==> run a <==
==> flow/design.v <==
module sdram_controller (
    wr_addr,
    wr_data,
    wr_enable,
    rd_addr,
    rd_data,
    rd_ready,
    rd_enable,
    busy, rst_n, clk,
    addr, bank_addr, data_in, data_out, data_oe, clock_enable, cs_n, ras_n, cas_n, we_n,
    data_mask_low, data_mask_high
);
parameter ROW_WIDTH = 13;
parameter COL_WIDTH = 9;
parameter BANK_WIDTH = 2;
parameter SDRADDR_WIDTH = ROW_WIDTH > COL_WIDTH ? ROW_WIDTH : COL_WIDTH;
parameter HADDR_WIDTH = BANK_WIDTH + ROW_WIDTH + COL_WIDTH;
parameter CLK_FREQUENCY = 133;   
parameter REFRESH_TIME =  32;    
parameter REFRESH_COUNT = 8192;  
localparam CYCLES_BETWEEN_REFRESH = ( CLK_FREQUENCY
                                      * 1_000
                                      * REFRESH_TIME
                                    ) / REFRESH_COUNT;
localparam IDLE      = 5'b00000;
localparam INIT_NOP1 = 5'b01000,
           INIT_PRE1 = 5'b01001,
           INIT_NOP1_1=5'b00101,
           INIT_REF1 = 5'b01010,
           INIT_NOP2 = 5'b01011,
           INIT_REF2 = 5'b01100,
           INIT_NOP3 = 5'b01101,
           INIT_LOAD = 5'b01110,
           INIT_NOP4 = 5'b01111;
localparam REF_PRE  =  5'b00001,
           REF_NOP1 =  5'b00010,
           REF_REF  =  5'b00011,
           REF_NOP2 =  5'b00100;
localparam READ_ACT  = 5'b10000,
           READ_NOP1 = 5'b10001,
           READ_CAS  = 5'b10010,
           READ_NOP2 = 5'b10011,
           READ_READ = 5'b10100;
localparam WRIT_ACT  = 5'b11000,
           WRIT_NOP1 = 5'b11001,
           WRIT_CAS  = 5'b11010,
           WRIT_NOP2 = 5'b11011;
localparam CMD_PALL = 8'b10010001,
           CMD_REF  = 8'b10001000,
           CMD_NOP  = 8'b10111000,
           CMD_MRS  = 8'b10000000,
           CMD_BACT = 8'b10011000,
           CMD_READ = 8'b10101001,
           CMD_WRIT = 8'b10100001;
input  [HADDR_WIDTH-1:0]   wr_addr;
input  [15:0]              wr_data;
input                      wr_enable;
input  [HADDR_WIDTH-1:0]   rd_addr;
output [15:0]              rd_data;
input                      rd_enable;
output                     rd_ready;
output                     busy;
input                      rst_n;
input                      clk;
output [SDRADDR_WIDTH-1:0] addr;
output [BANK_WIDTH-1:0]    bank_addr;
input  [15:0]              data_in;
output [15:0]              data_out;
output                     data_oe;
output                     clock_enable;
output                     cs_n;
output                     ras_n;
output                     cas_n;
output                     we_n;
output                     data_mask_low;
output                     data_mask_high;
reg  [HADDR_WIDTH-1:0]   haddr_r;
reg  [15:0]              wr_data_r;
reg  [15:0]              rd_data_r;
reg                      busy;
reg                      data_mask_low_r;
reg                      data_mask_high_r;
reg [SDRADDR_WIDTH-1:0]  addr_r;
reg [BANK_WIDTH-1:0]     bank_addr_r;
reg                      rd_ready_r;
wire                     data_mask_low, data_mask_high;
assign data_mask_high = data_mask_high_r;
assign data_mask_low  = data_mask_low_r;
assign rd_data        = rd_data_r;
reg [3:0] state_cnt;
reg [9:0] refresh_cnt;
reg [7:0] command;
reg [4:0] state;
reg [7:0] command_nxt;
reg [3:0] state_cnt_nxt;
reg [4:0] next;
assign {clock_enable, cs_n, ras_n, cas_n, we_n} = command[7:3];
assign bank_addr      = (state[4]) ? bank_addr_r : command[2:1];
assign addr           = (state[4] | state == INIT_LOAD) ? addr_r : { {SDRADDR_WIDTH-11{1'b0}}, command[0], 10'd0 };
assign data_out = wr_data_r;
assign data_oe  = (state == WRIT_CAS);
assign rd_ready = rd_ready_r;
always @ (posedge clk)
  if (~rst_n)
    begin
    state <= INIT_NOP1;
    command <= CMD_NOP;
    state_cnt <= 4'hf;
    haddr_r <= {HADDR_WIDTH{1'b0}};
    wr_data_r <= 16'b0;
    rd_data_r <= 16'b0;
    busy <= 1'b0;
    end
  else
    begin
    state <= next;
    command <= command_nxt;
    if (!state_cnt)
      state_cnt <= state_cnt_nxt;
    else
      state_cnt <= state_cnt - 1'b1;
    if (wr_enable)
      wr_data_r <= wr_data;
    if (state == READ_READ)
      begin
      rd_data_r <= data_in;
      rd_ready_r <= 1'b1;
      end
    else
      rd_ready_r <= 1'b0;
    busy <= state[4];
    if (rd_enable)
      haddr_r <= rd_addr;
    else if (wr_enable)
      haddr_r <= wr_addr;
    end
always @ (posedge clk)
 if (~rst_n)
   refresh_cnt <= 10'b0;
 else
   if (state == REF_NOP2)
     refresh_cnt <= 10'b0;
   else
     refresh_cnt <= refresh_cnt + 1'b1;
always @*
begin
    if (state[4])
      {data_mask_low_r, data_mask_high_r} = 2'b00;
    else
      {data_mask_low_r, data_mask_high_r} = 2'b11;
   bank_addr_r = 2'b00;
   addr_r = {SDRADDR_WIDTH{1'b0}};
   if (state == READ_ACT | state == WRIT_ACT)
     begin
     bank_addr_r = haddr_r[HADDR_WIDTH-1:HADDR_WIDTH-(BANK_WIDTH)];
     addr_r = haddr_r[HADDR_WIDTH-(BANK_WIDTH+1):HADDR_WIDTH-(BANK_WIDTH+ROW_WIDTH)];
     end
   else if (state == READ_CAS | state == WRIT_CAS)
     begin
     bank_addr_r = haddr_r[HADDR_WIDTH-1:HADDR_WIDTH-(BANK_WIDTH)];
     addr_r = {
               {SDRADDR_WIDTH-(11){1'b0}},
               1'b1,                        
               {10-COL_WIDTH{1'b0}},
               haddr_r[COL_WIDTH-1:0]
              };
     end
   else if (state == INIT_LOAD)
     begin
     addr_r = {{SDRADDR_WIDTH-10{1'b0}}, 10'b1000110000};
     end
end
always @*
begin
   state_cnt_nxt = 4'd0;
   command_nxt = CMD_NOP;
   if (state == IDLE)
        if (refresh_cnt >= CYCLES_BETWEEN_REFRESH)
          begin
          next = REF_PRE;
          command_nxt = CMD_PALL;
          end
        else if (rd_enable)
          begin
          next = READ_ACT;
          command_nxt = CMD_BACT;
          end
        else if (wr_enable)
          begin
          next = WRIT_ACT;
          command_nxt = CMD_BACT;
          end
        else
          begin
          next = IDLE;
          end
    else
      if (!state_cnt)
        case (state)
          INIT_NOP1:
            begin
            next = INIT_PRE1;
            command_nxt = CMD_PALL;
            end
          INIT_PRE1:
            begin
            next = INIT_NOP1_1;
            end
          INIT_NOP1_1:
            begin
            next = INIT_REF1;
            command_nxt = CMD_REF;
            end
          INIT_REF1:
            begin
            next = INIT_NOP2;
            state_cnt_nxt = 4'd7;
            end
          INIT_NOP2:
            begin
            next = INIT_REF2;
            command_nxt = CMD_REF;
            end
          INIT_REF2:
            begin
            next = INIT_NOP3;
            state_cnt_nxt = 4'd7;
            end
          INIT_NOP3:
            begin
            next = INIT_LOAD;
            command_nxt = CMD_MRS;
            end
          INIT_LOAD:
            begin
            next = INIT_NOP4;
            state_cnt_nxt = 4'd1;
            end
          REF_PRE:
            begin
            next = REF_NOP1;
            end
          REF_NOP1:
            begin
            next = REF_REF;
            command_nxt = CMD_REF;
            end
          REF_REF:
            begin
            next = REF_NOP2;
            state_cnt_nxt = 4'd7;
            end
          WRIT_ACT:
            begin
            next = WRIT_NOP1;
            state_cnt_nxt = 4'd1;
            end
          WRIT_NOP1:
            begin
            next = WRIT_CAS;
            command_nxt = CMD_WRIT;
            end
          WRIT_CAS:
            begin
            next = WRIT_NOP2;
            state_cnt_nxt = 4'd1;
            end
          READ_ACT:
            begin
            next = READ_NOP1;
            state_cnt_nxt = 4'd1;
            end
          READ_NOP1:
            begin
            next = READ_CAS;
            command_nxt = CMD_READ;
            end
          READ_CAS:
            begin
            next = READ_NOP2;
            state_cnt_nxt = 4'd1;
            end
          READ_NOP2:
            begin
            next = READ_READ;
            end
          default:
            begin
            next = IDLE;
            end
          endcase
      else
        begin
        next = state;
        command_nxt = command;
        end
end
endmodule
==> flow/run.sh <==
#!/bin/bash
# the make line also repeats each setting of config.mk as NAME=value (left out here)
make -C /OpenROAD-flow-scripts/flow DESIGN_CONFIG=/design/flow/config.mk WORK_HOME=/design/flow/orfs CLKGATE_MAP_FILE= finish
==> flow/config.mk <==
export PLATFORM = sky130hd
export DESIGN_NAME = sdram_controller
export DESIGN_NICKNAME = sdram_controller
export VERILOG_FILES = /design/flow/design.v
export SDC_FILE = /design/flow/constraint.sdc
export NUM_CORES = 4
export LEC_CHECK = 0
export CAP_MARGIN = 20
export CELL_PAD_IN_SITES_DETAIL_PLACEMENT = 1
export CORE_MARGIN = 9
export CORE_UTILIZATION = 40
export CTS_CLUSTER_DIAMETER = 155
export GPL_ROUTABILITY_DRIVEN = 0
export GPL_TIMING_DRIVEN = 0
export HOLD_SLACK_MARGIN = -0.04
export MIN_ROUTING_LAYER = met2
export SETUP_SLACK_MARGIN = 0.05
export SLEW_MARGIN = 15
==> flow/constraint.sdc <==
create_clock -name core_clock -period 5.6 [get_ports {clk}]
set_input_delay 1.1200 -clock core_clock [delete_from_list [all_inputs] [get_ports {clk}]]
set_output_delay 1.1200 -clock core_clock [all_outputs]
set_load 0.01 [all_outputs]
==> run b (differences from run a) <==
CELL_PAD_IN_SITES_DETAIL_PLACEMENT = unset   (was 1)
CORE_MARGIN = 2   (was 9)
CORE_UTILIZATION = 61   (was 40)
CTS_CLUSTER_DIAMETER = 103   (was 155)
CTS_CLUSTER_SIZE = 35   (was unset)
GPL_ROUTABILITY_DRIVEN = unset   (was 0)
GPL_TIMING_DRIVEN = unset   (was 0)
HOLD_SLACK_MARGIN = unset   (was -0.04)
MIN_ROUTING_LAYER = unset   (was met2)
SETUP_SLACK_MARGIN = unset   (was 0.05)
SLEW_MARGIN = 20   (was 15)
==> flow/constraint.sdc (replaced) <==
create_clock -name core_clock -period 2.7 [get_ports {clk}]
set_input_delay 0.5400 -clock core_clock [delete_from_list [all_inputs] [get_ports {clk}]]
set_output_delay 0.5400 -clock core_clock [all_outputs]
set_load 0.01 [all_outputs]
==> run c (differences from run a) <==
CELL_PAD_IN_SITES_DETAIL_PLACEMENT = unset   (was 1)
CORE_ASPECT_RATIO = 0.5   (was unset)
CORE_MARGIN = 2   (was 9)
CTS_CLUSTER_DIAMETER = 348   (was 155)
CTS_CLUSTER_SIZE = 10   (was unset)
GPL_ROUTABILITY_DRIVEN = unset   (was 0)
GPL_TIMING_DRIVEN = unset   (was 0)
HOLD_SLACK_MARGIN = unset   (was -0.04)
MIN_ROUTING_LAYER = unset   (was met2)
PLACE_DENSITY = 0.6   (was unset)
SETUP_SLACK_MARGIN = unset   (was 0.05)
SLEW_MARGIN = 20   (was 15)
==> flow/constraint.sdc (replaced) <==
create_clock -name core_clock -period 7.5 [get_ports {clk}]
set_input_delay 1.5000 -clock core_clock [delete_from_list [all_inputs] [get_ports {clk}]]
set_output_delay 1.5000 -clock core_clock [all_outputs]
set_load 0.01 [all_outputs]
==> impl_metrics.yaml <==
# implementation run metrics
status:
  status: "finished clean"
detailed_routing:
  met3_length_mm: 5.784
  met1Wirelength_um: 0
setup_path:
  cp_slowest_cell: "nor3_1"
cts:
  cts-root-buf: "clkbuf_8"
sta:
  period_used_share: 0.7002
  finalCriticalPeriod_ps: 3921
global_routing:
  grt_usage: 0.3111
pwr:
  power.total_mw: 1.300
layout:
  fin_util: 0.5783
  fillers: 1237
-- figures above: run a

==> impl_metrics.yaml <==
# implementation run metrics
layout:
  fillers: 982
  fin_util: 0.5816
setup_path:
  cp_slowest_cell: "nor3_1"
cts:
  cts-root-buf: "clkbuf_16"
status:
  status: "finished clean"
pwr:
  power.total_mw: 1.090
detailed_routing:
  met3_length_um: 913
-- figures above: run c

==> impl_metrics.yaml <==
# implementation run metrics
status:
  status: "finished clean"
global_routing:
  grt_usage: 0.3023
detailed_routing:
  met3_length_um: 889
sta:
  finalCriticalPeriod_ps: 2634
  period_used_share: 0.9754
pwr:
  power.total_mw: 2.702
setup_path:
  cp_slowest_cell: "clkdlybuf4s50_1"
-- figures above: run b

No activity file was given, so power comes from the tool's default toggle rates.
